==> flow/design.v (excerpt) <==
module alu_top (
    input             clk,
    input      [15:0] a,
    input      [15:0] b,
    input      [2:0]  opcode,
    input      [1:0]  mode,
    output reg [31:0] result,
    output reg        eq
);
For scale: about 37000 sq um of cells after synthesis.
Settings: LEC_CHECK=0, CAP_MARGIN=20, CELL_PAD_IN_SITES_DETAIL_PLACEMENT=2, CORE_MARGIN=2, CORE_UTILIZATION=40, SETUP_SLACK_MARGIN=5.0, SLEW_MARGIN=20, TNS_END_PERCENT=45; clock period 90.0 ns.
run.sh (not shown) runs the stock make flow with config.mk's settings and CLKGATE_MAP_FILE=.
The baseline stopped in clock tree synthesis with DPL-0033.
Then changed:
- ABC_AREA: unset -> 1
- CELL_PAD_IN_SITES_GLOBAL_PLACEMENT: unset -> 2
- CORE_MARGIN: 2 -> 5
- SETUP_SLACK_MARGIN: 5.0 -> unset
- TNS_END_PERCENT: 45 -> unset
Effect: The changed run finished with timing, DRC and antenna clean; die area goes up by roughly a tenth; area after synthesis goes up by a few percent; synthesized cell count goes up by about a fifth.
Then changed:
- CELL_PAD_IN_SITES_DETAIL_PLACEMENT: 2 -> unset
- CELL_PAD_IN_SITES_GLOBAL_PLACEMENT: 2 -> unset
- CORE_MARGIN: 5 -> 6
- CORE_UTILIZATION: 40 -> 18
- CTS_CLUSTER_DIAMETER: unset -> 369
- CTS_CLUSTER_SIZE: unset -> 100
- PLACE_DENSITY: unset -> 0.75
- SETUP_SLACK_MARGIN: unset -> -2.0
- TNS_END_PERCENT: unset -> 20
What happened: First-iteration DRC count rose by 65%. Worst setup slack gets better by 780 ps. Register-to-register slack gains 780 ps. Wire length shrinks by 26%. Synthesized area does not change. Via count drops by 5.7%. Sequential share of layout area is about the same. Non-clock buffer count is lower by 57.
Then changed:
- ABC_AREA: 1 -> unset
- CELL_PAD_IN_SITES_DETAIL_PLACEMENT: unset -> 2
- CORE_MARGIN: 6 -> 2
- CORE_UTILIZATION: 18 -> 16
- CTS_CLUSTER_DIAMETER: 369 -> unset
- CTS_CLUSTER_SIZE: 100 -> 60
- GPL_ROUTABILITY_DRIVEN: unset -> 0
- GPL_TIMING_DRIVEN: unset -> 0
- HOLD_SLACK_MARGIN: unset -> 0.23
- MAX_ROUTING_LAYER: unset -> met4
- PLACE_DENSITY: 0.75 -> unset
- SETUP_SLACK_MARGIN: -2.0 -> 5.0
- SLEW_MARGIN: 20 -> 35
- TNS_END_PERCENT: 20 -> 45
After rerunning:
- Now the flow did not get past global routing
- synthesized cell count shrinks by about 16%
- synthesized area shrinks by 5.4%
- die area grows by about 3%
Then changed:
- CORE_UTILIZATION: 16 -> 40
- CTS_CLUSTER_SIZE: 60 -> unset
- GPL_ROUTABILITY_DRIVEN: 0 -> unset
- GPL_TIMING_DRIVEN: 0 -> unset
- HOLD_SLACK_MARGIN: 0.23 -> unset
- MAX_ROUTING_LAYER: met4 -> unset
- SETUP_SLACK_MARGIN: 5.0 -> unset
- SLEW_MARGIN: 35 -> 20
The changed run ended with an error in global routing (GRT-0232).
Die size shrinks by 60%.
Synthesized area stays the same.
Synthesized cell count is unchanged.
Then changed:
- ABC_AREA: unset -> 1
- CELL_PAD_IN_SITES_DETAIL_PLACEMENT: 2 -> unset
- CORE_MARGIN: 2 -> 6
- CTS_CLUSTER_DIAMETER: unset -> 388
- CTS_CLUSTER_SIZE: unset -> 98
- PLACE_DENSITY: unset -> 0.41
- TNS_END_PERCENT: 45 -> 20
The changed run completed without violations.
Area after synthesis rose by about 6%.
Die area rose by about 11%.
Synthesized cell count rose by 19%.

========
alu_top again, from the RTL that the note above started with.
clock: 77.7 ns
lec_check: 0
cap_margin: 0
core_margin: 2
core_utilization: 72
hold_slack_margin: -0.08
place_density: 0.65
slew_margin: 20
The first run aborted during clock tree synthesis (4_1_cts).
==> next run, changes <==
- CAP_MARGIN: 0 -> 20
- CTS_CLUSTER_DIAMETER: unset -> 363
- CTS_CLUSTER_SIZE: unset -> 33
- HOLD_SLACK_MARGIN: -0.08 -> unset
- MAX_ROUTING_LAYER: unset -> met4
- PLACE_DENSITY: 0.65 -> unset
- clock period: 77.7 -> 83.8 ns (I/O delays scaled with it)
This time the run died in global routing (5_1_grt) with ODB-0269; area after synthesis does not change; synthesized cell count stays the same; die area is unchanged.
==> next run, changes <==
- CORE_UTILIZATION: 72 -> 69
- CTS_CLUSTER_DIAMETER: 363 -> unset
- CTS_CLUSTER_SIZE: 33 -> unset
- MAX_ROUTING_LAYER: met4 -> unset
- clock period: 83.8 -> 54.7 ns (I/O delays scaled with it)
Effect: This time the run failed in clock tree synthesis (4_1_cts) on DPL-0038; synthesized area does not change; die size went up by 4.3%; synthesized cell count is unchanged.
==> next run, changes <==
- CORE_UTILIZATION: 69 -> 64
- clock period: 54.7 -> 73.8 ns (I/O delays scaled with it)
Effect:
- With this change the flow stopped in global routing (5_1_grt)
- die size went up by 7.7%
- synthesized cell count stays the same
- synthesized area does not change
==> next run, changes <==
- CORE_UTILIZATION: 64 -> 26
- clock period: 73.8 -> 87.1 ns (I/O delays scaled with it)
What happened:
- With this change the flow finished with timing, DRC and antenna clean
- synthesized area does not change
- synthesized cell count stays the same
- die area rises by about 140%
